### config.mk
export PLATFORM = sky130hd
export DESIGN_NAME = pow_5_pipe
export DESIGN_NICKNAME = pow_5_pipe
export VERILOG_FILES = /design/flow/design.v
export SDC_FILE = /design/flow/constraint.sdc
export NUM_CORES = 4
export LEC_CHECK = 0
export ABC_AREA = 1
export CAP_MARGIN = 20
export CORE_MARGIN = 2
export CORE_UTILIZATION = 72
export CTS_CLUSTER_DIAMETER = 371
export CTS_CLUSTER_SIZE = 98
export PLACE_DENSITY = 0.42
export SLEW_MARGIN = 20
export TNS_END_PERCENT = 10
### design.v
module pow_5_pipe
(
    input             clock,
    input      [17:0] n,
    output reg [17:0] n_pow_5
);
    reg [17:0] n_1, n_2, n_3;
    reg [17:0] n_pow_2, n_pow_3, n_pow_4;
    always @(posedge clock)
    begin
        n_1 <= n;
        n_2 <= n_1;
        n_3 <= n_2;
        n_pow_2 <= n * n;
        n_pow_3 <= n_pow_2 * n_1;
        n_pow_4 <= n_pow_3 * n_2;
        n_pow_5 <= n_pow_4 * n_3;
    end
endmodule
### run.sh
#!/bin/bash
# the make line also repeats each setting of config.mk as NAME=value (left out here)
make -C /OpenROAD-flow-scripts/flow DESIGN_CONFIG=/design/flow/config.mk WORK_HOME=/design/flow/orfs CLKGATE_MAP_FILE= finish
### constraint.sdc
create_clock -name core_clock -period 7.4 [get_ports {clock}]
set_input_delay 1.4800 -clock core_clock [delete_from_list [all_inputs] [get_ports {clock}]]
set_output_delay 1.4800 -clock core_clock [all_outputs]
set_load 0.01 [all_outputs]
==> results of run 1 <==
## layer usage
layer / up-vias / global-route usage (%)
li1: 8217 / -
met1: 8450 / 40.38
met2: 532 / 60.09
met3: 82 / 4.172
met4: 0 / 9.691
met5: - / 0
## per-stage QoR
step / hold WS, ns / std cells / area, um^2 / util, % / worst slack, ns
after floorplan: 0.3258 / 2986 / 22710 / - / 1.224
after detailed placement: 0.3406 / 3329 / 23190 / 75.22 / 0.4775
after global placement: 0.3472 / 3329 / 23190 / 75.22 / 0.5495
after CTS: 0.3502 / 3361 / 23780 / 77.12 / 0.9190
final: 0.3523 / 3361 / 23780 / 77.12 / 0.8908
after global routing: 0.3586 / 3361 / 23780 / 77.12 / 0.5695
## layout make-up
class | instances | share of cell area (%)
timing repair buffer | 45 | 1.800
tap | 396 | 2.084
multi-input combinational | 1759 | 67.47
clock inverter | 14 | 0.6683
inverter | 1007 | 15.90
clock buffer | 18 | 1.805
sequential | 122 | 10.27
==> flow_summary_export.csv, run 1 <==
group,metric,value,unit
yosys,top_cells_by_area,"fa_1 (36%), inv_1 (17%), nand2_1 (14%)",
worst_setup_path,cp-end-kind,"register",
yosys,synthSimpleGateAreaFrac,16.22,%
finish,comb_area,0.01604,mm^2
worst_setup_path,rr_endpoint,"n_pow_5[17]",
route,first_pass_iters,7,
timing,setup_viol,0,
worst_setup_path,start_kind,"input pin",
grt,grt_max_degree,36,
yosys,common_cells,"inv_1 (1001), nand2_1 (822), fa_1 (412)",
min_path,hold_end,"n_2[16]",
clocking,cts_tree,"yes",
route,postRouteAntennaNets,0,
yosys,synth_warnings,1,
floorplanning,dieArea,0.03293,mm^2
run_status,outcome,"no timing/DRC/antenna violations",
timing,timing.final.crit_share,87.96,%
worst_setup_path,path_cells,"clkdlybuf4s50_1 -> nand2_1 -> fa_1 -> fa_1 -> inv_1 -> fa_1 -> fa_1 -> fa_1 -> inv_1 -> fa_1 -> inv_1 -> ha_1 -> nand2_1 -> nor2_1 -> nand3_1 -> o2111ai_1 -> xor2_1",
worst_setup_path,path_delay_family,"adder cells",
finish,area_growth,4.844,%
timing,rsz0062_at_grt,"false",
route,drt-met1-wl,19.97,mm
worst_setup_path,cp.depth,17,
yosys,yosys_area,0.02268,mm^2
floorplanning,io_pins,37,
timing,tns,0,ns
clocking,htreeDepth,4,
yosys,ys_sh_adder,48.40,%
yosys,edf_count,0,
clocking,clk_latency,0.44,ns
yosys,yosys_cells,2978,
yosys,netlist_area,0.02268,mm^2
route,drc,0,
clocking,clockBufferDepth,2,
worst_setup_path,critPathArrivalTime,6.87,ns
route,viasPerCell,5.142,
timing,slew_headroom,34.04,%
route,vias,17281,
finish,register_area,0.002442,mm^2
finish,nFillCells,2289,
yosys,ys_seq_share,10.77,%
route,wl_met3,2.731,mm
worst_setup_path,cp_max_fo,18,
worst_setup_path,endpoint,"n_pow_2[16]",
worst_setup_path,required,7.76,ns
placement,port-buffer-count,36,
route,met2_length,26.00,mm
worst_setup_path,cpPeakStageDelay,0.93,ns
job,warnings,30,
timing,slew_violations,0,
yosys,ys_sh_aoi,2.295,%
route,insertedDiodeCount,0,
route,wl_per_cell,14.80,um
placement,gp_congestion,0.8894,
yosys,yosysUniqueCellTypes,38,
yosys,topCombFamilyByArea,"adder cells",
timing,finalHoldViolCount,0,
timing,worst_pin_slew,0.9880,ns
clocking,numCtsBuffers,17,
floorplanning,coreArea,0.03083,mm^2
yosys,netlist_instances,2978,
yosys,largest_area_cell,"fa_1",
min_path,hold_depth,0,
finish,fin_nets,3601,
placement,hpwl,39.97,mm
worst_setup_path,worstRegToRegCells,17,
clocking,cts-root-buf,"clkbuf_16",
timing,layout_min_cycle_time,6.509,ns
yosys,top_cell_area_share,36.37,%
clocking,cts_setup_buffers,0,
yosys,yosys_most_used_dff,"dfxtp_1",
yosys,numSynthFlops,122,
grt,grt_pass1_wl,86.33,mm
yosys,synth-xor-area-share,3.669,%
job,max_cap_violations,0,
grt,grt_overflow,0,
clocking,cts_hold_buf,0,
clocking,clock_sinks,122,
route,highest_layer,"met4",
grt,grt_antenna_before_repair,0,
floorplanning,fp.dieH,181.5,um
grt,grt_usage,32.72,%
floorplanning,num_rows,64,
min_path,worstHoldStart,"n_1[16]",
yosys,post-synth-top-count-cell,"inv_1",
yosys,mux_share,0,%
min_path,hp-class,"reg -> reg",
clocking,cts.clk_slew.worst_paths,0.06,ns
worst_setup_path,critical_path_class,"in -> reg",
worst_setup_path,r2r_slack,1.71,ns
yosys,synthArstFlopShare,0,%
worst_setup_path,crit_buf_inv,4,
clocking,cts.repair.resized,0,
route,dr.first_iter.drc_count,1104,
timing,max_freq,153.6,MHz
route,wl,49.74,mm
grt,grt_pass1_vias,18711,
worst_setup_path,r2r-start,"n_3[4]",
worst_setup_path,crit_path_start,"n[3]",
floorplanning,fp_util,73.56,%
worst_setup_path,cp_common_cell,"fa_1",
worst_setup_path,critPathSlowestCell,"clkdlybuf4s50_1",
timing,fin_skew,0.01338,ns
floorplanning,die_w,181.5,um
yosys,syn_area_per_cell,7.615,um^2
==> run 2: changes to the inputs <==
- CORE_UTILIZATION: 72 -> 68
- CTS_CLUSTER_DIAMETER: 371 -> 377
- CTS_CLUSTER_SIZE: 98 -> unset
- MAX_ROUTING_LAYER: unset -> met4
- PLACE_DENSITY: 0.42 -> unset
- TNS_END_PERCENT: 10 -> 5
- clock period: 7.4 -> 3.58 ns (I/O delays scaled with it)
==> run 2 against run 1 <==
Net effect:
- utilization is 7.6 points higher
- synthesized cell count stayed put
- the layout now fails its checks (negative setup slack)
- register-to-register slack worse by 3.1 ns
==> flow_summary_export.csv, run 2 <==
group,metric,value,unit
yosys,syn_area_per_cell,7.615,um^2
yosys,yosysUniqueCellTypes,38,
job,warnings,33,
clocking,cts_tree,"yes",
yosys,synth-xor-area-share,3.669,%
timing,rsz0062_at_grt,"true",
yosys,synth_warnings,1,
route,first_pass_iters,7,
clocking,clk_latency,0.44,ns
clocking,cts.clk_slew.worst_paths,0.07,ns
yosys,yosys_most_used_dff,"dfxtp_1",
route,viasPerCell,5.133,
timing,finalHoldViolCount,0,
grt,grt_max_degree,24,
timing,timing.final.crit_share,137.8,%
floorplanning,die_w,186.6,um
min_path,worstHoldStart,"n_1[17]",
grt,grt_overflow,0,
min_path,hp-class,"reg -> reg",
grt,grt_usage,35.87,%
yosys,ys_seq_share,10.77,%
placement,port-buffer-count,36,
placement,gp_congestion,0.9203,
worst_setup_path,cp_max_fo,8,
clocking,clock_sinks,122,
floorplanning,dieArea,0.03483,mm^2
route,wl_per_cell,15.94,um
yosys,yosys_area,0.02268,mm^2
yosys,edf_count,0,
yosys,mux_share,0,%
worst_setup_path,crit_path_start,"n_pow_4[6]",
clocking,clockBufferDepth,2,
worst_setup_path,path_cells,"nand2_1 -> inv_2 -> fa_1 -> inv_2 -> fa_2 -> fa_2 -> inv_2 -> fa_2 -> fa_1 -> inv_1 -> fa_1 -> inv_2 -> ha_4 -> nand4_1 -> inv_2 -> nand2_2 -> o2111ai_4 -> nand3b_1 -> nand2_1",
grt,grt_pass1_wl,97.27,mm
finish,area_growth,22.13,%
floorplanning,coreArea,0.03270,mm^2
worst_setup_path,endpoint,"n_pow_5[17]",
worst_setup_path,r2r-start,"n_pow_4[6]",
clocking,numCtsBuffers,17,
yosys,common_cells,"inv_1 (1001), nand2_1 (822), fa_1 (412)",
worst_setup_path,cp_common_cell,"inv_2",
run_status,violatedChecks,"negative setup slack",
yosys,top_cells_by_area,"fa_1 (36%), inv_1 (17%), nand2_1 (14%)",
clocking,htreeDepth,4,
yosys,numSynthFlops,122,
grt,grt_antenna_before_repair,0,
route,insertedDiodeCount,0,
worst_setup_path,worstRegToRegCells,19,
route,dr.first_iter.drc_count,1477,
yosys,topCombFamilyByArea,"adder cells",
floorplanning,num_rows,66,
worst_setup_path,path_delay_family,"adder cells",
route,postRouteAntennaNets,0,
timing,fin_ws,-1.355,ns
yosys,yosys_cells,2978,
grt,grt_pass1_vias,20885,
yosys,netlist_instances,2978,
clocking,cts_hold_buf,0,
worst_setup_path,critical_path_class,"reg -> reg",
floorplanning,io_pins,37,
timing,setup_viol,48,
min_path,hold_end,"n_2[17]",
finish,fin_nets,3937,
placement,place_ws,-2.221,ns
worst_setup_path,required,3.91,ns
worst_setup_path,r2r_slack,-1.35,ns
worst_setup_path,crit_buf_inv,6,
placement,placed_area,0.02574,mm^2
timing,slew_violations,0,
job,max_cap_violations,0,
yosys,netlist_area,0.02268,mm^2
worst_setup_path,cpPeakStageDelay,0.60,ns
route,drc,0,
timing,layout_min_cycle_time,4.935,ns
finish,final_area,0.02770,mm^2
yosys,post-synth-top-count-cell,"inv_1",
clocking,cts-root-buf,"clkbuf_16",
floorplanning,fp_util,69.35,%
yosys,largest_area_cell,"fa_1",
route,vias,19212,
placement,hpwl,45.54,mm
timing,fin_skew,0.01191,ns
yosys,ys_sh_adder,48.40,%
worst_setup_path,cp.depth,19,
worst_setup_path,cp-end-kind,"register",
timing,max_freq,202.6,MHz
route,wl,59.67,mm
floorplanning,fp.dieH,186.6,um
run_status,outcome,"complete, but fails checks",
worst_setup_path,critPathSlowestCell,"fa_2",
worst_setup_path,critPathArrivalTime,5.26,ns
yosys,ys_sh_aoi,2.295,%
worst_setup_path,rr_endpoint,"n_pow_5[17]",
worst_setup_path,start_kind,"register",
yosys,top_cell_area_share,36.37,%
min_path,hold_depth,0,
yosys,synthArstFlopShare,0,%
yosys,synthSimpleGateAreaFrac,16.22,%
run 2: area by class of cell:
type                    instances  area (um^2)
multi-input cells            1759        17000
well taps                     442        553.0
fillers                      1980         5005
inverters                    1007         3780
clock inverters                14        136.4
flip-flops and latches        122         2587
repair buffers                381         3207
clock buffers                  18        429.2
run 2: repair_timing:
action | in CTS | in global routing
cloned | 2 | 0
setup buffers | 26 | 1
resized | 250 | 133
pin swaps | 92 | 68
setup endpoints to repair | 50 | 49
run 2: routing by layer:
layer  routed length, um  GRT usage, %  vias up
li1                    -             -     8896
met4                2681         14.56        0
met5                   0             -        -
met1               22350         41.22     9391
met2               31000         63.45      715
met3                3639         4.721      210
run 2: per-stage QoR:
step | util, % | setup TNS [ns] | instances | hold WS [ns]
after global routing | 84.70 | -48.38 | 3743 | 0.3721
final | 84.70 | -41.17 | 3743 | 0.3611
after detailed placement | 78.72 | -59.26 | 3682 | 0.3526
after floorplan | - | -38.75 | 2986 | 0.3258
after global placement | 78.72 | -56.44 | 3682 | 0.3521
after CTS | 83.26 | -43.27 | 3742 | 0.3621
==> run 3: changes to the inputs <==
- ABC_AREA: 1 -> 0
- CAP_MARGIN: 20 -> 40
- CORE_UTILIZATION: 68 -> 71
- CTS_CLUSTER_DIAMETER: 377 -> unset
- CTS_CLUSTER_SIZE: unset -> 41
- MAX_ROUTING_LAYER: met4 -> unset
- PLACE_DENSITY: unset -> 0.62
- SETUP_SLACK_MARGIN: unset -> 0.19
- TNS_END_PERCENT: 5 -> unset
- clock period: 3.58 -> 5.42 ns (I/O delays scaled with it)
==> run 3 against run 2 <==
Net effect:
- the run now finishes clean
- via count is 20% lower
- critical path type is now in -> reg
- synthesized cell count shrank 22%
- design area decreased by 13%
- first-iteration DRC count shrank 33%
==> flow_summary_export.csv, run 3 <==
group,metric,value,unit
finish,fin_nets,3129,
finish,area_growth,14.19,%
placement,dp.cells,2836,
floorplanning,fp_util,71.73,%
route,first_pass_iters,5,
yosys,numSynthFlops,122,
worst_setup_path,worstRegToRegCells,19,
worst_setup_path,start_kind,"input pin",
worst_setup_path,critical_path_class,"in -> reg",
grt,grtUsageMet2,64.03,%
min_path,worstHoldStart,"n_2[17]",
floorplanning,num_rows,63,
yosys,yosys_most_used_dff,"dfxtp_1",
worst_setup_path,cp_max_fo,5,
floorplanning,dieArea,0.03118,mm^2
yosys,yosysUniqueCellTypes,41,
yosys,yosys_cells,2316,
worst_setup_path,rr_endpoint,"n_pow_3[16]",
grt,grt_antenna_before_repair,0,
floorplanning,coreArea,0.02948,mm^2
grt,grt_busiest_layer,"met2",
clocking,cts-root-buf,"clkbuf_16",
route,drc,0,
worst_setup_path,endpoint,"n_pow_2[15]",
worst_setup_path,path_cells,"buf_6 -> buf_6 -> buf_6 -> and2_4 -> fa_1 -> inv_2 -> fa_2 -> fa_2 -> inv_2 -> ha_4 -> fa_1 -> inv_1 -> fa_1 -> inv_2 -> ha_4 -> o21a_1 -> o21ai_2 -> a21oi_2 -> nor3_1 -> a311o_1",
timing,finalHoldViolCount,0,
yosys,edf_count,0,
worst_setup_path,critPathArrivalTime,5.67,ns
worst_setup_path,r2r_slack,0.26,ns
grt,grt_pass1_vias,17116,
timing,fin_skew,0.01563,ns
timing,worst_pin_slew,0.6092,ns
grt,grt_pass1_wl,84.49,mm
timing,rsz0062_at_grt,"true",
min_path,hp-class,"reg -> reg",
clocking,cts_tree,"yes",
grt,grt_overflow,0,
yosys,ys_seq_share,11.55,%
yosys,ys_sh_aoi,3.177,%
finish,fin_util,81.91,%
yosys,top_cells_by_area,"fa_1 (39%), ha_1 (13%), dfxtp_1 (12%)",
yosys,synth-xor-area-share,6.461,%
timing,slew_headroom,59.33,%
worst_setup_path,required,5.73,ns
route,wl,51.78,mm
worst_setup_path,cpPeakStageDelay,0.58,ns
timing,whs,0.3713,ns
placement,hpwl,41.49,mm
route,vias,15457,
yosys,common_cells,"inv_1 (623), fa_1 (412), nand2_1 (286)",
job,max_cap_violations,0,
placement,placed_area,0.02302,mm^2
timing,slew_violations,0,
route,postRouteAntennaNets,0,
timing,timing.final.crit_share,98.81,%
clocking,numCtsBuffers,17,
yosys,largest_area_cell,"fa_1",
route,dr.first_iter.drc_count,984,
clocking,clock_sinks,122,
worst_setup_path,r2r-start,"n_1[6]",
route,wl_per_cell,17.95,um
floorplanning,die_w,176.6,um
timing,max_freq,186.7,MHz
worst_setup_path,crit_buf_inv,7,
yosys,ys_sh_adder,51.90,%
timing,setup_viol,0,
yosys,yosys_area,0.02115,mm^2
yosys,mux_share,0.04733,%
job,warnings,33,
yosys,post-synth-top-count-cell,"inv_1",
yosys,synthSimpleGateAreaFrac,14.63,%
grt,grt_util_met1,42.26,%
clocking,clk_latency,0.44,ns
yosys,netlist_instances,2316,
worst_setup_path,crit_path_start,"n[5]",
floorplanning,fp.dieH,176.6,um
min_path,hold_depth,0,
clocking,cts.clk_slew.worst_paths,0.06,ns
yosys,syn_area_per_cell,9.131,um^2
yosys,synth_warnings,1,
finish,final_cells,2884,
grt,grt_max_degree,36,
yosys,netlist_area,0.02115,mm^2
worst_setup_path,cp.depth,20,
worst_setup_path,critPathSlowestCell,"fa_2",
grt,grt_usage,35.29,%
grt,use_met3,4.522,%
floorplanning,io_pins,37,
finish,final_area,0.02415,mm^2
yosys,top_cell_area_share,39.00,%
placement,port-buffer-count,36,
yosys,synthArstFlopShare,0,%
yosys,topCombFamilyByArea,"adder cells",
timing,layout_min_cycle_time,5.355,ns
worst_setup_path,path_delay_family,"adder cells",
clocking,htreeDepth,4,
clocking,cts_hold_buf,0,
placement,gp_congestion,0.8794,
run_status,outcome,"no timing/DRC/antenna violations",
clocking,clockBufferDepth,2,
worst_setup_path,cp-end-kind,"register",
route,viasPerCell,5.360,
min_path,hold_end,"n_3[17]",
run 3: timing repair:
item	in CTS	in global routing
gates cloned	1	0
gates resized	91	111
endpoints found under the setup margin	11	16
pin swaps	24	27
setup buffers	7	7
run 3: routing by layer:
metal | up-vias | share of wire, %
li1 | 6973 | -
met1 | 7817 | 38
met2 | 509 | 52
met3 | 158 | 5.0
met4 | 0 | 4.4
met5 | - | 0
run 3: per-stage QoR:
stage | setup TNS, ns | worst slack, ns
final | 0 | 0.06457
after global routing | -0.1733 | -0.1007
after CTS | 0 | 0.02112
after detailed placement | -4.867 | -0.8375
after global placement | -4.067 | -0.6946
after floorplan | -0.07247 | -0.07247
run 3: cell type report:
type	instances	area [um^2]
antenna	1	2.502
inverter	623	2338
tap	390	488.0
fill	1938	5333
timing repair buffer	200	1637
multi-input combinational	1516	16580
clock inverter	14	153.9
sequential	122	2506
clock buffer	18	439.2
==> run 4: changes to the inputs <==
- CAP_MARGIN: 40 -> 35
- CELL_PAD_IN_SITES_DETAIL_PLACEMENT: unset -> 1
- CELL_PAD_IN_SITES_GLOBAL_PLACEMENT: unset -> 3
- CORE_MARGIN: 2 -> 3
- CORE_UTILIZATION: 71 -> 18
- CTS_CLUSTER_SIZE: 41 -> unset
- GPL_ROUTABILITY_DRIVEN: unset -> 1
- GPL_TIMING_DRIVEN: unset -> 0
- MAX_ROUTING_LAYER: unset -> met4
- MIN_ROUTING_LAYER: unset -> met2
- PLACE_DENSITY: 0.62 -> 0.68
- SETUP_SLACK_MARGIN: 0.19 -> 1.22
- SLEW_MARGIN: 20 -> 40
- clock period: 5.42 -> 6.33 ns (I/O delays scaled with it)
==> run 4 against run 3 <==
Net effect:
- still clean on timing, DRC and antenna
- via count is 29% higher
- first-iteration DRC count is 45% higher
- design area is 7.7% higher
- synthesized cell count stayed put
- critical path depth is 2 lower
- wire length is 25% higher
- cell count is 38% higher
- non-clock buffer count is 29 lower
- count of clock-buffer cells in the layout stayed put
- die area went up to 3.9 times the previous value
- sequential cell count stayed put
==> flow_summary_export.csv, run 4 <==
group,metric,value,unit
run_status,outcome,"no timing/DRC/antenna violations",
yosys,netlist_instances,2316,
yosys,yosys_most_used_dff,"dfxtp_1",
yosys,ys_seq_share,11.55,%
floorplanning,dieArea,0.1216,mm^2
finish,fin_util,22.34,%
yosys,top_cell_area_share,39.00,%
job,max_cap_violations,0,
floorplanning,coreArea,0.1164,mm^2
timing,rsz0062_at_grt,"true",
clocking,cts_tree,"yes",
worst_setup_path,critPathSlowestCell,"fa_1",
worst_setup_path,critical_path_class,"in -> reg",
yosys,synth_warnings,1,
timing,fin_skew,0.01239,ns
yosys,synthSimpleGateAreaFrac,14.63,%
clocking,clock_sinks,122,
placement,gp_congestion,0.8190,
floorplanning,io_pins,37,
worst_setup_path,cpPeakStageDelay,0.55,ns
worst_setup_path,r2r_slack,1.15,ns
worst_setup_path,cp_common_cell,"fa_1",
min_path,hold_depth,0,
grt,grt_antenna_before_repair,1,
route,vias,19942,
yosys,synth-xor-area-share,6.461,%
clocking,numCtsBuffers,17,
yosys,ys_sh_aoi,3.177,%
route,viasPerCell,4.998,
placement,hpwl,50.02,mm
yosys,syn_area_per_cell,9.131,um^2
timing,slew_headroom,60.49,%
worst_setup_path,start_kind,"input pin",
floorplanning,fp_util,18.17,%
grt,grt_pass1_wl,100.7,mm
worst_setup_path,crit_buf_inv,5,
worst_setup_path,rr_endpoint,"n_pow_3[17]",
worst_setup_path,r2r-start,"n_1[3]",
yosys,yosys_cells,2316,
yosys,top_cells_by_area,"fa_1 (39%), ha_1 (13%), dfxtp_1 (12%)",
route,wl_per_cell,16.23,um
clocking,clockBufferDepth,2,
route,first_pass_iters,6,
yosys,mux_share,0.04733,%
grt,grt_pass1_vias,25233,
timing,whs,0.3647,ns
timing,finalHoldViolCount,0,
worst_setup_path,path_cells,"buf_12 -> clkbuf_16 -> and2_4 -> buf_4 -> fa_1 -> fa_1 -> fa_1 -> fa_1 -> fa_1 -> inv_2 -> fa_1 -> inv_2 -> ha_4 -> or3_4 -> o21ai_1 -> a21oi_1 -> a41oi_1 -> a21boi_2",
worst_setup_path,worstRegToRegCells,18,
placement,placed_area,0.02361,mm^2
worst_setup_path,critPathArrivalTime,6.00,ns
route,wl,64.77,mm
yosys,common_cells,"inv_1 (623), fa_1 (412), nand2_1 (286)",
clocking,cts-root-buf,"clkbuf_16",
finish,area_growth,22.94,%
yosys,synthArstFlopShare,0,%
min_path,hp-class,"reg -> reg",
grt,grt_overflow,0,
worst_setup_path,required,6.73,ns
route,postRouteAntennaNets,0,
yosys,numSynthFlops,122,
floorplanning,die_w,348.8,um
yosys,ys_sh_adder,51.90,%
clocking,htreeDepth,4,
timing,max_freq,178.4,MHz
worst_setup_path,cp_max_fo,6,
timing,layout_min_cycle_time,5.605,ns
min_path,hold_end,"n_3[17]",
clocking,cts.clk_slew.worst_paths,0.06,ns
yosys,netlist_area,0.02115,mm^2
finish,final_area,0.02600,mm^2
timing,setup_viol,0,
yosys,yosysUniqueCellTypes,41,
grt,grt_usage,17.34,%
timing,worst_pin_slew,0.5918,ns
timing,slew_violations,0,
worst_setup_path,endpoint,"n_pow_2[16]",
finish,fin_nets,3100,
yosys,largest_area_cell,"fa_1",
yosys,yosys_area,0.02115,mm^2
floorplanning,num_rows,125,
placement,port-buffer-count,36,
clocking,clk_latency,0.47,ns
worst_setup_path,path_delay_family,"adder cells",
timing,timing.final.crit_share,88.55,%
worst_setup_path,cp-end-kind,"register",
clocking,cts_hold_buf,0,
yosys,post-synth-top-count-cell,"inv_1",
route,drc,0,
route,dr.first_iter.drc_count,1430,
job,warnings,31,
floorplanning,fp.dieH,348.8,um
yosys,topCombFamilyByArea,"adder cells",
worst_setup_path,crit_path_start,"n[4]",
min_path,worstHoldStart,"n_2[17]",
worst_setup_path,cp.depth,18,
grt,grt_max_degree,17,
yosys,edf_count,0,
==> run 4: timing repair <==
action / in CTS / in global routing
buffers inserted: 57 / 14
gates cloned: 0 / 1
endpoints found under the setup margin: 32 / 23
gates resized: 339 / 125
pin swaps: 74 / 66
==> run 4: metrics by stage <==
| step | setup slack [ns] | cells | setup TNS (ns) |
|---|---|---|---|
| after global placement | -0.5860 | 3884 | -2.427 |
| after CTS | 0.7435 | 3973 | 0 |
| after global routing | 0.5972 | 3989 | 0 |
| after floorplan | 0.6555 | 2324 | 0 |
| after detailed placement | -0.6154 | 3884 | -2.618 |
| final | 0.7246 | 3990 | 0 |
==> run 4: layout make-up <==
class                           instances  area (um^2)
Antenna cell                            2        5.005
Clock buffer                           18        439.2
Sequential cell                       122         2531
Buffer                                 63        752.0
Fill cell                           13614        90360
Multi-Input combinational cell       1516        16850
Inverter                              623         2338
Timing Repair Buffer                  108         1011
Tap cell                             1524         1907
Clock inverter                         14        161.4
==> run 4: per-layer routing <==
| layer | global-route usage, % | share of wire [%] | vias to the layer above |
|---|---|---|---|
| li1 | - | - | 6897 |
| met2 | 19.57 | 55 | 5138 |
| met1 | - | 0 | 7733 |
| met5 | - | 0 | - |
| met4 | 1.934 | 2.6 | 0 |
| met3 | 23.89 | 43 | 174 |
==> run 5: changes to the inputs <==
- CAP_MARGIN: 35 -> 40
- CELL_PAD_IN_SITES_DETAIL_PLACEMENT: 1 -> unset
- CELL_PAD_IN_SITES_GLOBAL_PLACEMENT: 3 -> unset
- CORE_MARGIN: 3 -> 2
- CORE_UTILIZATION: 18 -> 71
- CTS_CLUSTER_SIZE: unset -> 41
- GPL_ROUTABILITY_DRIVEN: 1 -> unset
- GPL_TIMING_DRIVEN: 0 -> unset
- MIN_ROUTING_LAYER: met2 -> unset
- PLACE_DENSITY: 0.68 -> 0.62
- SETUP_SLACK_MARGIN: 1.22 -> 0.81
- SLEW_MARGIN: 40 -> 20
- clock period: 6.33 -> 3.12 ns (I/O delays scaled with it)
==> run 5 against run 4 <==
Net effect:
- the flow now stops in global routing (5_1_grt)
- area after synthesis is the same
- die area is 74% lower
- synthesized cell count did not move
==> flow_summary_export.csv, run 5 <==
group,metric,value,unit
run_status,outcome,"aborted with a tool error",
run_status,lastStage,"global routing (5_1_grt)",
run_status,firstError,"[ERROR GRT-0232] Routing congestion too high. Check the congestion heatmap in the GUI.",
floorplanning,num_rows,63,
placement,hpwl,45.72,mm
yosys,ys_sh_aoi,3.177,%
clocking,htreeDepth,4,
grt,grt_overflow,414,
yosys,mux_share,0.04733,%
yosys,yosys_cells,2316,
yosys,ys_seq_share,11.55,%
floorplanning,io_pins,37,
clocking,cts_hold_buf,0,
yosys,syn_area_per_cell,9.131,um^2
yosys,synth_warnings,1,
floorplanning,fp.dieH,176.6,um
yosys,edf_count,0,
clocking,cts-root-buf,"clkbuf_16",
clocking,clock_sinks,122,
floorplanning,coreArea,0.02948,mm^2
placement,place_ws,-2.656,ns
placement,port-buffer-count,36,
yosys,synthSimpleGateAreaFrac,14.63,%
yosys,post-synth-top-count-cell,"inv_1",
yosys,synthArstFlopShare,0,%
yosys,netlist_area,0.02115,mm^2
placement,placed_area,0.02497,mm^2
yosys,common_cells,"inv_1 (623), fa_1 (412), nand2_1 (286)",
yosys,netlist_instances,2316,
placement,dp.cells,2983,
placement,gp_congestion,0.9056,
yosys,top_cell_area_share,39.00,%
yosys,largest_area_cell,"fa_1",
clocking,clockBufferDepth,2,
clocking,numCtsBuffers,17,
grt,grt_usage,87.32,%
yosys,yosysUniqueCellTypes,41,
yosys,topCombFamilyByArea,"adder cells",
yosys,yosys_area,0.02115,mm^2
floorplanning,fp_util,71.73,%
yosys,yosys_most_used_dff,"dfxtp_1",
yosys,ys_sh_adder,51.90,%
yosys,numSynthFlops,122,
floorplanning,dieArea,0.03118,mm^2
floorplanning,die_w,176.6,um
yosys,synth-xor-area-share,6.461,%
yosys,top_cells_by_area,"fa_1 (39%), ha_1 (13%), dfxtp_1 (12%)",
## run 5: metal layers
layer | overflow | track usage (%)
met1 | 10 | 82.98
met2 | 266 | 101.6
met3 | 9 | 71.75
met4 | 129 | 92.32
met5 | - | -
## run 5: repair_timing
action,CTS
pin swaps,166
cloned,1
resized,384
buffers inserted,56
endpoints found under the setup margin,58
## run 5: per-stage QoR
stage | setup TNS (ns)
4_1_cts | -59.80
2_1_floorplan | -49.06
3_3_place_gp | -71.22
3_5_place_dp | -75.18
==> run 6: changes to the inputs <==
- ABC_AREA: 0 -> unset
- CAP_MARGIN: 40 -> 20
- CORE_UTILIZATION: 71 -> 25
- CTS_CLUSTER_SIZE: 41 -> unset
- MAX_ROUTING_LAYER: met4 -> unset
- PLACE_DENSITY: 0.62 -> unset
- SETUP_SLACK_MARGIN: 0.81 -> unset
- clock period: 3.12 -> 8.6 ns (I/O delays scaled with it)
==> run 6 against run 5 <==
Net effect:
- now clean on timing, DRC and antenna
- area after synthesis stayed put
- synthesized cell count did not move
- die area grew to 2.8 times the previous value
==> flow_summary_export.csv, run 6 <==
group,metric,value,unit
run_status,outcome,"no timing/DRC/antenna violations",
clocking,clockBufferDepth,2,
worst_setup_path,endpoint,"n_pow_2[16]",
worst_setup_path,rr_endpoint,"n_pow_5[17]",
yosys,ys_seq_share,11.55,%
timing,timing.final.crit_share,79.44,%
timing,worst_pin_slew,0.8341,ns
grt,grt_antenna_before_repair,0,
clocking,cts_hold_buf,0,
floorplanning,coreArea,0.08369,mm^2
yosys,synthArstFlopShare,0,%
yosys,synth_warnings,1,
route,drc,0,
min_path,hold_end,"n_2[16]",
route,first_pass_iters,4,
worst_setup_path,cp_max_fo,15,
worst_setup_path,path_delay_family,"adder cells",
finish,nFillCells,8974,
yosys,post-synth-top-count-cell,"inv_1",
route,insertedDiodeCount,0,
worst_setup_path,path_cells,"clkdlybuf4s50_1 -> and2_1 -> inv_1 -> fa_1 -> fa_1 -> inv_1 -> fa_1 -> fa_1 -> fa_1 -> inv_1 -> fa_1 -> inv_1 -> ha_1 -> or3_1 -> o21ai_0 -> a21oi_1 -> a41oi_1 -> a21boi_1",
worst_setup_path,start_kind,"input pin",
yosys,numSynthFlops,122,
yosys,ys_sh_adder,51.90,%
grt,grt_pass1_wl,74.93,mm
min_path,hp-class,"reg -> reg",
finish,fin_nets,2968,
timing,finalHoldViolCount,0,
timing,tns,0,ns
finish,comb_area,0.01616,mm^2
yosys,netlist_area,0.02115,mm^2
placement,dp.cells,3434,
yosys,largest_area_cell,"fa_1",
yosys,yosys_area,0.02115,mm^2
timing,slew_violations,0,
clocking,clk_latency,0.45,ns
clocking,cts.clk_slew.worst_paths,0.06,ns
floorplanning,fp.dieH,294.8,um
floorplanning,fp_util,25.27,%
timing,fin_skew,0.01575,ns
yosys,ys_sh_aoi,3.177,%
clocking,numCtsBuffers,17,
timing,max_freq,146.4,MHz
floorplanning,die_w,294.8,um
worst_setup_path,cp.depth,18,
grt,grt_max_degree,35,
grt,grt_usage,10.78,%
worst_setup_path,cp_common_cell,"fa_1",
worst_setup_path,critPathSlowestCell,"clkdlybuf4s50_1",
timing,setup_viol,0,
min_path,hold_depth,0,
yosys,top_cell_area_share,39.00,%
finish,final_cells,3466,
yosys,synthSimpleGateAreaFrac,14.63,%
yosys,yosys_most_used_dff,"dfxtp_1",
route,postRouteAntennaNets,0,
timing,slew_headroom,44.32,%
worst_setup_path,worstRegToRegCells,18,
finish,register_area,0.002442,mm^2
clocking,cts.repair.resized,0,
yosys,synth-xor-area-share,6.461,%
timing,layout_min_cycle_time,6.832,ns
finish,area_growth,10.38,%
worst_setup_path,cpPeakStageDelay,0.88,ns
timing,rsz0062_at_grt,"false",
worst_setup_path,r2r-start,"n_3[3]",
clocking,cts-root-buf,"clkbuf_16",
worst_setup_path,crit_path_start,"n[3]",
route,wl_per_cell,12.38,um
route,viasPerCell,3.967,
worst_setup_path,r2r_slack,3.15,ns
yosys,edf_count,0,
yosys,netlist_instances,2316,
placement,port-buffer-count,36,
finish,fin_util,27.89,%
yosys,mux_share,0.04733,%
clocking,cts_setup_buffers,0,
grt,grt_overflow,0,
route,wl,42.92,mm
grt,grt_pass1_vias,15235,
floorplanning,num_rows,106,
clocking,htreeDepth,4,
worst_setup_path,critical_path_class,"in -> reg",
clocking,cts_tree,"yes",
placement,gp_congestion,0.8048,
route,vias,13749,
floorplanning,io_pins,37,
yosys,common_cells,"inv_1 (623), fa_1 (412), nand2_1 (286)",
job,max_cap_violations,0,
worst_setup_path,cp-end-kind,"register",
route,dr.first_iter.drc_count,432,
yosys,syn_area_per_cell,9.131,um^2
yosys,yosys_cells,2316,
yosys,top_cells_by_area,"fa_1 (39%), ha_1 (13%), dfxtp_1 (12%)",
clocking,clock_sinks,122,
min_path,worstHoldStart,"n_1[16]",
floorplanning,dieArea,0.08693,mm^2
yosys,topCombFamilyByArea,"adder cells",
placement,hpwl,35.72,mm
worst_setup_path,crit_buf_inv,5,
worst_setup_path,critPathArrivalTime,7.21,ns
yosys,yosysUniqueCellTypes,41,
worst_setup_path,required,8.98,ns
job,warnings,28,
[run 6: per-stage QoR]
| stage | setup slack (ns) | hold WS (ns) | cell area (um^2) |
|---|---|---|---|
| floorplan | 2.207 | 0.3236 | 21180 |
| global placement | 1.398 | 0.3630 | 22740 |
| detailed placement | 1.311 | 0.3707 | 22740 |
| CTS | 1.787 | 0.3791 | 23340 |
| global route | 1.541 | 0.3870 | 23340 |
| finish | 1.768 | 0.3804 | 23340 |
[run 6: final cells by class]
cell class                 instances  share of cell area, %
sequential                       122                  10.46
tap                             1134                  6.078
multi-input combinational       1516                  69.21
clock inverter                    11                 0.6218
timing repair buffer              39                  1.640
clock buffer                      21                  1.972
inverter                         623                  10.02
[run 6: per-layer routing]
metal / global-route usage, % / vias to the layer above / wire [um]
met2: 19.73 / 129 / 21810
met1: 13.24 / 6942 / 19460
li1: - / 6657 / -
met4: 1.904 / 0 / 389
met3: 1.908 / 21 / 1257
met5: 0 / - / 0
==> run 7: changes to the inputs <==
- ABC_AREA: unset -> 1
- CAP_MARGIN: 20 -> 40
- CORE_UTILIZATION: 25 -> 72
- CTS_CLUSTER_DIAMETER: unset -> 206
- PLACE_DENSITY: unset -> 0.78
- SETUP_SLACK_MARGIN: unset -> 0.19
- clock period: 8.6 -> 5.26 ns (I/O delays scaled with it)
==> run 7 against run 6 <==
Net effect:
- clock skew hardly changed
- critical path depth is 3 higher
- die area is 62% lower
- count of clock-buffer cells in the layout is 2 lower
- critical endpoint is now n_pow_2[17]
- utilization is 56 points higher
- hold slack worse by 0.018 ns
==> flow_summary_export.csv, run 7 <==
group,metric,value,unit
grt,grt_antenna_before_repair,0,
route,met2_length,28.70,mm
grt,grt_pass1_vias,20102,
yosys,mux_share,0,%
clocking,cts-root-buf,"clkbuf_16",
worst_setup_path,cp-end-kind,"register",
yosys,top_cells_by_area,"fa_1 (36%), inv_1 (17%), nand2_1 (14%)",
worst_setup_path,rr_endpoint,"n_pow_4[17]",
worst_setup_path,critPathArrivalTime,5.53,ns
yosys,post-synth-top-count-cell,"inv_1",
timing,layout_min_cycle_time,5.186,ns
route,wl_met3,3.404,mm
route,drt-met1-wl,20.34,mm
finish,register_area,0.002572,mm^2
yosys,top_cell_area_share,36.37,%
yosys,yosysUniqueCellTypes,38,
placement,gp_congestion,0.8938,
yosys,synth-xor-area-share,3.669,%
worst_setup_path,critPathSlowestCell,"fa_1",
placement,port-buffer-count,36,
worst_setup_path,required,5.60,ns
min_path,hp-class,"reg -> reg",
yosys,yosys_cells,2978,
worst_setup_path,r2r_slack,0.26,ns
finish,fin_nets,3774,
route,drc,0,
floorplanning,die_w,181.5,um
finish,comb_area,0.01649,mm^2
route,vias,18456,
timing,slew_violations,0,
worst_setup_path,cp_max_fo,4,
min_path,worstHoldStart,"n_1[16]",
clocking,cts_tree,"yes",
finish,nFillCells,1937,
yosys,yosys_area,0.02268,mm^2
timing,max_freq,192.8,MHz
grt,grt_max_degree,23,
yosys,synth_warnings,1,
placement,hpwl,42.99,mm
worst_setup_path,critical_path_class,"in -> reg",
route,wl_per_cell,15.48,um
grt,grt_overflow,0,
timing,rsz0062_at_grt,"true",
grt,grt_usage,35.00,%
worst_setup_path,endpoint,"n_pow_2[17]",
yosys,netlist_area,0.02268,mm^2
clocking,cts.clk_slew.worst_paths,0.06,ns
yosys,edf_count,0,
worst_setup_path,cpPeakStageDelay,0.52,ns
yosys,ys_sh_adder,48.40,%
worst_setup_path,start_kind,"input pin",
worst_setup_path,crit_buf_inv,7,
worst_setup_path,crit_path_start,"n[3]",
timing,finalHoldViolCount,0,
floorplanning,dieArea,0.03293,mm^2
clocking,numCtsBuffers,17,
floorplanning,fp_util,73.56,%
job,warnings,31,
worst_setup_path,worstRegToRegCells,21,
timing,fin_skew,0.01557,ns
route,first_pass_iters,6,
min_path,hold_end,"n_2[16]",
yosys,common_cells,"inv_1 (1001), nand2_1 (822), fa_1 (412)",
floorplanning,num_rows,64,
yosys,largest_area_cell,"fa_1",
worst_setup_path,cp_common_cell,"fa_1",
worst_setup_path,r2r-start,"n_pow_3[5]",
worst_setup_path,path_cells,"buf_6 -> buf_8 -> buf_12 -> nand2_4 -> fa_1 -> fa_1 -> inv_1 -> fa_1 -> fa_1 -> fa_1 -> inv_2 -> fa_1 -> inv_2 -> ha_4 -> nand4_1 -> inv_1 -> nand2_1 -> o211ai_1 -> a31oi_1 -> nand3b_1 -> nand2_1",
yosys,ys_sh_aoi,2.295,%
clocking,clockBufferDepth,2,
yosys,netlist_instances,2978,
yosys,topCombFamilyByArea,"adder cells",
yosys,syn_area_per_cell,7.615,um^2
route,viasPerCell,5.222,
yosys,synthArstFlopShare,0,%
floorplanning,fp.dieH,181.5,um
clocking,htreeDepth,4,
yosys,yosys_most_used_dff,"dfxtp_1",
worst_setup_path,cp.depth,21,
clocking,clock_sinks,122,
finish,final_cells,3534,
route,highest_layer,"met4",
worst_setup_path,path_delay_family,"adder cells",
grt,grt_pass1_wl,91.45,mm
min_path,hold_depth,0,
floorplanning,coreArea,0.03083,mm^2
clocking,cts_hold_buf,0,
timing,timing.final.crit_share,98.60,%
job,max_cap_violations,0,
finish,area_growth,13.82,%
yosys,numSynthFlops,122,
clocking,clk_latency,0.46,ns
run_status,outcome,"no timing/DRC/antenna violations",
route,dr.first_iter.drc_count,1322,
route,insertedDiodeCount,0,
route,postRouteAntennaNets,0,
route,wl,54.72,mm
placement,dp.cells,3472,
yosys,ys_seq_share,10.77,%
timing,whs,0.3625,ns
floorplanning,io_pins,37,
timing,setup_viol,0,
yosys,synthSimpleGateAreaFrac,16.22,%
## run 7: metrics by stage
step / cell area, um^2 / TNS (ns) / utilization (%) / setup WS [ns]
after floorplan: 22820 / -0.09552 / - / -0.09456
after global placement: 24420 / -4.318 / 79.21 / -0.7336
after detailed placement: 24420 / -5.494 / 79.21 / -0.8370
after CTS: 25230 / 0 / 81.83 / 0.07472
after global routing: 25810 / -0.07852 / 83.73 / -0.07852
final: 25810 / 0 / 83.73 / 0.07362
## run 7: cell type report
type	count	area share (%)
clock inverter	13	0.6108
multi-input combinational	1759	63.90
timing repair buffer	218	7.242
inverter	1007	14.64
clock buffer	19	1.716
tap	396	1.920
sequential	122	9.966
## run 7: what timing repair did
item / CTS / global route
cloned: 1 / 0
setup endpoints to repair: 13 / 22
buffers inserted: 9 / 20
pin swaps: 29 / 60
resized: 102 / 169
## run 7: per-layer routing
layer / global-route usage [%] / vias to the layer above
li1: - / 8572
met2: 63.74 / 697
met5: 0 / -
met4: 15.67 / 0
met1: 40.72 / 9007
met3: 5.556 / 180
==> run 8: changes to the inputs <==
- ABC_AREA: 1 -> 0
- CTS_CLUSTER_DIAMETER: 206 -> 132
- CTS_CLUSTER_SIZE: unset -> 24
- PLACE_DENSITY: 0.78 -> 0.37
- SETUP_SLACK_MARGIN: 0.19 -> 0.67
- clock period: 5.26 -> 5.04 ns (I/O delays scaled with it)
==> run 8 against run 7 <==
Net effect:
- non-clock buffer count grew 82
- count of clock-buffer cells in the layout is the same
- sequential share of layout area shrank 0.057 points
- synthesized cell count shrank 22%
- the layout now fails its checks (negative setup slack)
- cell count shrank 16%
==> flow_summary_export.csv, run 8 <==
group,metric,value,unit
floorplanning,fp.dieH,175.4,um
yosys,syn_area_per_cell,9.131,um^2
worst_setup_path,cp.depth,20,
clocking,cts_tree,"yes",
clocking,cts_hold_buf,0,
worst_setup_path,cp_max_fo,4,
floorplanning,io_pins,37,
job,max_cap_violations,0,
yosys,topCombFamilyByArea,"adder cells",
min_path,worstHoldStart,"n_2[17]",
worst_setup_path,critPathSlowestCell,"fa_2",
yosys,netlist_area,0.02115,mm^2
worst_setup_path,start_kind,"input pin",
worst_setup_path,rr_endpoint,"n_pow_3[17]",
yosys,ys_sh_adder,51.90,%
worst_setup_path,endpoint,"n_pow_2[16]",
yosys,edf_count,0,
min_path,hold_depth,0,
yosys,yosys_cells,2316,
placement,hpwl,41.39,mm
grt,grt_pass1_wl,96.38,mm
floorplanning,coreArea,0.02878,mm^2
yosys,synth-xor-area-share,6.461,%
grt,grt_antenna_before_repair,2,
floorplanning,dieArea,0.03076,mm^2
yosys,synth_warnings,1,
grt,grt_max_degree,19,
route,vias,17584,
timing,finalHoldViolCount,0,
route,postRouteAntennaNets,0,
yosys,mux_share,0.04733,%
floorplanning,die_w,175.4,um
timing,timing.final.crit_share,109.5,%
clocking,numCtsBuffers,17,
yosys,common_cells,"inv_1 (623), fa_1 (412), nand2_1 (286)",
finish,fin_nets,3229,
clocking,htreeDepth,4,
yosys,top_cells_by_area,"fa_1 (39%), ha_1 (13%), dfxtp_1 (12%)",
worst_setup_path,crit_buf_inv,6,
route,first_pass_iters,8,
run_status,violatedChecks,"negative setup slack",
worst_setup_path,path_delay_family,"adder cells",
route,dr.first_iter.drc_count,1518,
timing,max_freq,181.1,MHz
placement,port-buffer-count,36,
clocking,clock_sinks,122,
yosys,yosys_area,0.02115,mm^2
worst_setup_path,critical_path_class,"in -> reg",
worst_setup_path,r2r-start,"n_1[8]",
worst_setup_path,crit_path_start,"n[3]",
timing,setup_viol,10,
timing,layout_min_cycle_time,5.521,ns
worst_setup_path,cp_common_cell,"fa_1",
timing,slew_violations,0,
yosys,numSynthFlops,122,
clocking,clk_latency,0.45,ns
yosys,post-synth-top-count-cell,"inv_1",
min_path,hold_end,"n_3[17]",
placement,dp.cells,2835,
run_status,outcome,"complete, but fails checks",
min_path,hp-class,"reg -> reg",
worst_setup_path,worstRegToRegCells,15,
timing,fin_ws,-0.4809,ns
timing,fin_skew,0.02110,ns
job,warnings,33,
yosys,top_cell_area_share,39.00,%
worst_setup_path,required,5.36,ns
worst_setup_path,critPathArrivalTime,5.84,ns
clocking,clockBufferDepth,2,
grt,grt_pass1_vias,19645,
placement,gp_congestion,0.9137,
clocking,cts.clk_slew.worst_paths,0.06,ns
grt,grt_usage,40.77,%
route,drc,0,
floorplanning,num_rows,62,
timing,worst_pin_slew,0.5270,ns
timing,rsz0062_at_grt,"true",
worst_setup_path,cpPeakStageDelay,0.56,ns
floorplanning,fp_util,73.48,%
grt,grt_overflow,0,
yosys,yosys_most_used_dff,"dfxtp_1",
worst_setup_path,cp-end-kind,"register",
route,viasPerCell,5.903,
timing,slew_headroom,64.61,%
worst_setup_path,path_cells,"buf_8 -> buf_6 -> and2_4 -> fa_1 -> inv_2 -> fa_2 -> fa_1 -> fa_1 -> inv_2 -> fa_1 -> inv_1 -> fa_1 -> inv_2 -> ha_4 -> or3_4 -> o21ai_4 -> nor2_2 -> a21oi_2 -> a41oi_2 -> a21boi_2",
clocking,cts-root-buf,"clkbuf_16",
finish,area_growth,24.55,%
route,wl,68.53,mm
yosys,ys_sh_aoi,3.177,%
yosys,ys_seq_share,11.55,%
yosys,largest_area_cell,"fa_1",
yosys,netlist_instances,2316,
yosys,synthArstFlopShare,0,%
finish,fin_util,91.52,%
worst_setup_path,r2r_slack,-0.20,ns
route,wl_per_cell,23.00,um
finish,final_cells,2979,
yosys,synthSimpleGateAreaFrac,14.63,%
yosys,yosysUniqueCellTypes,41,
run 8: cell type report:
class | count | area, um^2
Multi-Input combinational cell | 1516 | 17590
Clock buffer | 19 | 452.9
Sequential cell | 122 | 2610
Antenna cell | 2 | 5.005
Tap cell | 384 | 480.5
Fill cell | 1082 | 2441
Clock inverter | 13 | 166.4
Timing Repair Buffer | 300 | 2699
Inverter | 623 | 2338
run 8: metrics by stage:
stage	setup TNS, ns	instance area [um^2]	setup WS [ns]	hold WS, ns
final	-2.029	26340	-0.4809	0.3870
after CTS	-0.7924	25510	-0.3546	0.3790
after global routing	-3.840	26340	-0.6236	0.3924
after global placement	-6.335	23390	-1.070	0.3566
after floorplan	-1.030	21830	-0.3765	0.3236
after detailed placement	-7.335	23390	-1.211	0.3672
run 8: per-layer routing:
metal  wire [um]  vias up  global-route usage [%]
met5          13        -                       0
met4        6287        2                   27.33
met3        5701      532                   7.294
met2       34850     1224                   74.16
met1       21670     8649                   43.01
li1            -     7177                       -
run 8: what timing repair did:
action / CTS / global route
buffers inserted: 76 / 34
gates cloned: 0 / 0
setup endpoints to repair: 38 / 37
pin swaps: 148 / 125
gates resized: 317 / 145
==> run 9: changes to the inputs <==
- ABC_AREA: 0 -> unset
- CAP_MARGIN: 40 -> 0
- CELL_PAD_IN_SITES_GLOBAL_PLACEMENT: unset -> 0
- CORE_UTILIZATION: 72 -> 24
- CTS_CLUSTER_DIAMETER: 132 -> unset
- CTS_CLUSTER_SIZE: 24 -> unset
- GPL_ROUTABILITY_DRIVEN: unset -> 0
- HOLD_SLACK_MARGIN: unset -> 0.29
- MIN_ROUTING_LAYER: unset -> met2
- PLACE_DENSITY: 0.37 -> 0.72
- SETUP_SLACK_MARGIN: 0.67 -> 0.74
- clock period: 5.04 -> 6.37 ns (I/O delays scaled with it)
==> run 9 against run 8 <==
Net effect:
- now clean on timing, DRC and antenna
- first-iteration DRC count grew 82%
- sequential share of layout area grew 0.35 points
- critical path depth shrank 1
- sequential cell count is the same
- die area grew to 2.9 times the previous value
- critical endpoint unchanged
==> flow_summary_export.csv, run 9 <==
group,metric,value,unit
grt,grtUsageMet2,18.97,%
clocking,cts_hold_buf,0,
clocking,cts.clk_slew.worst_paths,0.07,ns
grt,grt_antenna_before_repair,0,
yosys,ys_sh_aoi,3.177,%
worst_setup_path,cpPeakStageDelay,0.57,ns
worst_setup_path,path_delay_family,"adder cells",
yosys,syn_area_per_cell,9.131,um^2
route,drc,0,
yosys,netlist_area,0.02115,mm^2
min_path,hp-class,"reg -> reg",
worst_setup_path,critPathArrivalTime,5.88,ns
grt,grt_overflow,0,
worst_setup_path,required,6.71,ns
timing,slew_headroom,36.32,%
min_path,hold_end,"n_2[16]",
yosys,yosys_cells,2316,
job,warnings,30,
yosys,yosys_area,0.02115,mm^2
route,wl_per_cell,12.71,um
worst_setup_path,r2r_slack,0.99,ns
worst_setup_path,critPathSlowestCell,"fa_2",
clocking,cts-root-buf,"clkbuf_16",
finish,nFillCells,9162,
yosys,post-synth-top-count-cell,"inv_1",
grt,use_met3,21.09,%
grt,grt_pass1_vias,23039,
grt,grt_util_met1,0,%
min_path,hold_depth,0,
run_status,outcome,"no timing/DRC/antenna violations",
timing,rsz0062_at_grt,"true",
placement,port-buffer-count,36,
finish,fin_nets,3013,
floorplanning,num_rows,108,
route,postRouteAntennaNets,0,
worst_setup_path,crit_buf_inv,5,
finish,final_cells,3533,
clocking,cts_tree,"yes",
worst_setup_path,r2r-start,"n_pow_3[0]",
worst_setup_path,start_kind,"input pin",
grt,grt_usage,15.71,%
yosys,largest_area_cell,"fa_1",
clocking,htreeDepth,4,
route,wl,44.92,mm
yosys,synth-xor-area-share,6.461,%
timing,whs,0.4197,ns
yosys,synth_warnings,1,
yosys,synthArstFlopShare,0,%
yosys,top_cells_by_area,"fa_1 (39%), ha_1 (13%), dfxtp_1 (12%)",
placement,dp.cells,3485,
timing,worst_pin_slew,0.9539,ns
placement,hpwl,35.27,mm
yosys,netlist_instances,2316,
timing,timing.final.crit_share,87.08,%
route,vias,19375,
yosys,yosysUniqueCellTypes,41,
yosys,edf_count,0,
timing,slew_violations,0,
timing,max_freq,180.3,MHz
worst_setup_path,crit_path_start,"n[3]",
grt,grt_pass1_wl,76.51,mm
yosys,ys_sh_adder,51.90,%
timing,fin_skew,0.01435,ns
worst_setup_path,critical_path_class,"in -> reg",
clocking,numCtsBuffers,17,
worst_setup_path,worstRegToRegCells,15,
floorplanning,die_w,300.8,um
timing,setup_viol,0,
timing,layout_min_cycle_time,5.547,ns
grt,grt_busiest_layer,"met3",
route,first_pass_iters,8,
route,dr.first_iter.drc_count,2762,
floorplanning,dieArea,0.09050,mm^2
timing,finalHoldViolCount,0,
worst_setup_path,path_cells,"buf_12 -> and2_4 -> fa_1 -> inv_2 -> fa_2 -> fa_1 -> fa_1 -> inv_2 -> fa_1 -> inv_1 -> fa_1 -> inv_2 -> ha_4 -> or3_4 -> o21ai_2 -> nor2_1 -> a21oi_1 -> a41oi_1 -> a21boi_2",
finish,final_area,0.02392,mm^2
yosys,mux_share,0.04733,%
clocking,clockBufferDepth,2,
worst_setup_path,cp.depth,19,
timing,tns,0,ns
yosys,synthSimpleGateAreaFrac,14.63,%
grt,grt_max_degree,25,
yosys,top_cell_area_share,39.00,%
worst_setup_path,rr_endpoint,"n_pow_4[17]",
floorplanning,coreArea,0.08702,mm^2
yosys,yosys_most_used_dff,"dfxtp_1",
yosys,numSynthFlops,122,
worst_setup_path,endpoint,"n_pow_2[16]",
yosys,topCombFamilyByArea,"adder cells",
floorplanning,io_pins,37,
min_path,worstHoldStart,"n_1[16]",
yosys,common_cells,"inv_1 (623), fa_1 (412), nand2_1 (286)",
placement,placed_area,0.02309,mm^2
floorplanning,fp_util,24.30,%
job,max_cap_violations,0,
worst_setup_path,cp_common_cell,"fa_1",
route,viasPerCell,5.484,
yosys,ys_seq_share,11.55,%
finish,area_growth,13.12,%
clocking,clock_sinks,122,
worst_setup_path,cp-end-kind,"register",
clocking,clk_latency,0.45,ns
floorplanning,fp.dieH,300.8,um
worst_setup_path,cp_max_fo,7,
-- run 9: layer usage --
layer | vias up | part of all wire (%)
met5 | - | 0.26
met4 | 4 | 7.0
met3 | 457 | 39
met2 | 4649 | 54
met1 | 7550 | 0
li1 | 6715 | -
-- run 9: stage by stage --
step           util (%)  setup slack, ns
6_report          27.49           0.8229
4_1_cts           27.27           0.7526
3_5_place_dp      26.53         -0.03656
3_3_place_gp      26.53          0.03932
2_1_floorplan         -           0.6835
5_1_grt           27.49           0.7175
-- run 9: timing repair --
item                                    in CTS  in global routing
endpoints found under the setup margin       4                  8
setup buffers                                2                 12
pin swaps                                    9                 27
gates cloned                                 0                  1
resized                                     31                 77
-- run 9: cell type report --
cell class | count | area (um^2) | area share, %
Timing Repair Buffer | 84 | 793.3 | 3.316
Inverter | 623 | 2338 | 9.776
Tap cell | 1155 | 1445 | 6.041
Multi-Input combinational cell | 1516 | 16300 | 68.16
Sequential cell | 122 | 2454 | 10.26
Antenna cell | 1 | 2.502 | 0.01046
Clock inverter | 14 | 145.1 | 0.6067
Clock buffer | 18 | 439.2 | 1.836
==> run 10: changes to the inputs <==
- CAP_MARGIN: 0 -> 20
- CELL_PAD_IN_SITES_GLOBAL_PLACEMENT: 0 -> unset
- CORE_ASPECT_RATIO: unset -> 0.81
- CORE_MARGIN: 2 -> 10
- CORE_UTILIZATION: 24 -> 71
- GPL_TIMING_DRIVEN: unset -> 0
- HOLD_SLACK_MARGIN: 0.29 -> unset
- MAX_ROUTING_LAYER: unset -> met4
- MIN_ROUTING_LAYER: met2 -> met1
- PLACE_DENSITY: 0.72 -> unset
- PLACE_DENSITY_LB_ADDON: unset -> 0.08
- SETUP_SLACK_MARGIN: 0.74 -> -0.02
- TNS_END_PERCENT: unset -> 100
- clock period: 6.37 -> 7.14 ns (I/O delays scaled with it)
==> run 10 against run 9 <==
Net effect:
- still clean
- die area decreased by 59%
- utilization increased by 50 points
- sequential share of layout area increased by 0.56 points
- count of clock-buffer cells in the layout increased by 1
- synthesized cell count unchanged
- via count decreased by 22%
- critical path type unchanged
==> flow_summary_export.csv, run 10 <==
group,metric,value,unit
route,drc,0,
job,warnings,28,
grt,grt_max_degree,17,
timing,rsz0062_at_grt,"false",
worst_setup_path,crit_buf_inv,6,
grt,grt_overflow,0,
grt,grt_pass1_wl,86.93,mm
yosys,synthArstFlopShare,0,%
run_status,outcome,"no timing/DRC/antenna violations",
floorplanning,die_w,211.8,um
yosys,common_cells,"inv_1 (623), fa_1 (412), nand2_1 (286)",
yosys,synthSimpleGateAreaFrac,14.63,%
min_path,hold_end,"n_2[17]",
finish,fin_nets,3028,
route,wl_per_cell,18.79,um
route,insertedDiodeCount,0,
worst_setup_path,cp_max_fo,10,
floorplanning,io_pins,37,
placement,hpwl,42.43,mm
clocking,cts_tree,"yes",
timing,max_freq,146.8,MHz
clocking,cts_hold_buf,0,
clocking,clock_sinks,122,
yosys,yosys_cells,2316,
clocking,clockBufferDepth,2,
yosys,edf_count,0,
yosys,top_cell_area_share,39.00,%
worst_setup_path,path_delay_family,"adder cells",
timing,tns,0,ns
yosys,mux_share,0.04733,%
finish,nFillCells,2047,
grt,grt_usage,30.90,%
route,viasPerCell,5.469,
timing,timing.final.crit_share,95.41,%
floorplanning,num_rows,56,
grt,grt_antenna_before_repair,0,
timing,setup_viol,0,
yosys,netlist_instances,2316,
floorplanning,coreArea,0.02915,mm^2
placement,port-buffer-count,36,
route,first_pass_iters,5,
timing,whs,0.3576,ns
yosys,yosysUniqueCellTypes,41,
yosys,syn_area_per_cell,9.131,um^2
clocking,numCtsBuffers,17,
timing,slew_violations,0,
worst_setup_path,cp-end-kind,"register",
worst_setup_path,endpoint,"n_pow_2[16]",
yosys,top_cells_by_area,"fa_1 (39%), ha_1 (13%), dfxtp_1 (12%)",
finish,fin_util,77.48,%
route,postRouteAntennaNets,0,
route,dr.first_iter.drc_count,1329,
clocking,htreeDepth,4,
floorplanning,dieArea,0.03713,mm^2
yosys,yosys_area,0.02115,mm^2
yosys,ys_seq_share,11.55,%
finish,register_area,0.002442,mm^2
min_path,hp-class,"reg -> reg",
route,vias,15145,
worst_setup_path,critical_path_class,"in -> reg",
worst_setup_path,r2r-start,"n_1[4]",
worst_setup_path,r2r_slack,1.00,ns
clocking,cts-root-buf,"clkbuf_16",
worst_setup_path,cp.depth,19,
yosys,largest_area_cell,"fa_1",
min_path,hold_depth,0,
worst_setup_path,start_kind,"input pin",
worst_setup_path,crit_path_start,"n[3]",
timing,fin_skew,0.008248,ns
yosys,ys_sh_aoi,3.177,%
worst_setup_path,path_cells,"clkdlybuf4s50_1 -> clkbuf_2 -> and2_1 -> inv_1 -> fa_1 -> fa_1 -> inv_1 -> fa_1 -> fa_1 -> fa_1 -> inv_1 -> fa_1 -> inv_1 -> ha_1 -> or3_1 -> o21ai_0 -> a21oi_1 -> a41oi_1 -> a21boi_1",
clocking,cts.clk_slew.worst_paths,0.07,ns
worst_setup_path,critPathArrivalTime,7.18,ns
worst_setup_path,rr_endpoint,"n_pow_3[17]",
clocking,clk_latency,0.43,ns
timing,finalHoldViolCount,0,
worst_setup_path,required,7.50,ns
finish,comb_area,0.01616,mm^2
min_path,worstHoldStart,"n_1[17]",
yosys,synth-xor-area-share,6.461,%
yosys,topCombFamilyByArea,"adder cells",
worst_setup_path,cp_common_cell,"fa_1",
timing,layout_min_cycle_time,6.812,ns
finish,area_growth,6.786,%
yosys,netlist_area,0.02115,mm^2
worst_setup_path,cpPeakStageDelay,0.71,ns
worst_setup_path,critPathSlowestCell,"clkdlybuf4s50_1",
grt,grt_pass1_vias,16782,
yosys,yosys_most_used_dff,"dfxtp_1",
timing,worst_pin_slew,0.8144,ns
worst_setup_path,worstRegToRegCells,15,
route,wl,52.03,mm
job,max_cap_violations,0,
yosys,post-synth-top-count-cell,"inv_1",
yosys,synth_warnings,1,
floorplanning,fp_util,72.55,%
yosys,numSynthFlops,122,
yosys,ys_sh_adder,51.90,%
timing,slew_headroom,45.71,%
floorplanning,fp.dieH,175.3,um
==> run 10: layout make-up <==
type / instances / share of cell area [%]
Buffer: 63 / 1.080
Timing Repair Buffer: 36 / 1.596
Sequential cell: 122 / 10.81
Multi-Input combinational cell: 1516 / 71.54
Inverter: 623 / 10.36
Clock buffer: 19 / 1.961
Clock inverter: 13 / 0.5651
Tap cell: 377 / 2.089
==> run 10: stage by stage <==
stage               cell area, um^2  setup slack, ns  instances
global placement              22010          -0.1836       2737
global route                  22580          0.06022       2769
CTS                           22580           0.2130       2769
detailed placement            22010          -0.2267       2737
finish                        22580           0.3279       2769
floorplan                     21180            1.039       2324
==> run 10: timing repair <==
item / in CTS / in global routing
resized: 0 / 4
endpoints found under the setup margin: 0 / 1
buffers inserted: 0 / 0
==> run 10: routing by layer <==
layer / track usage, % / part of all wire (%)
met4: 7.089 / 2.1
met2: 45.93 / 44
met5: - / 0
met1: 41.12 / 42
met3: 9.233 / 12
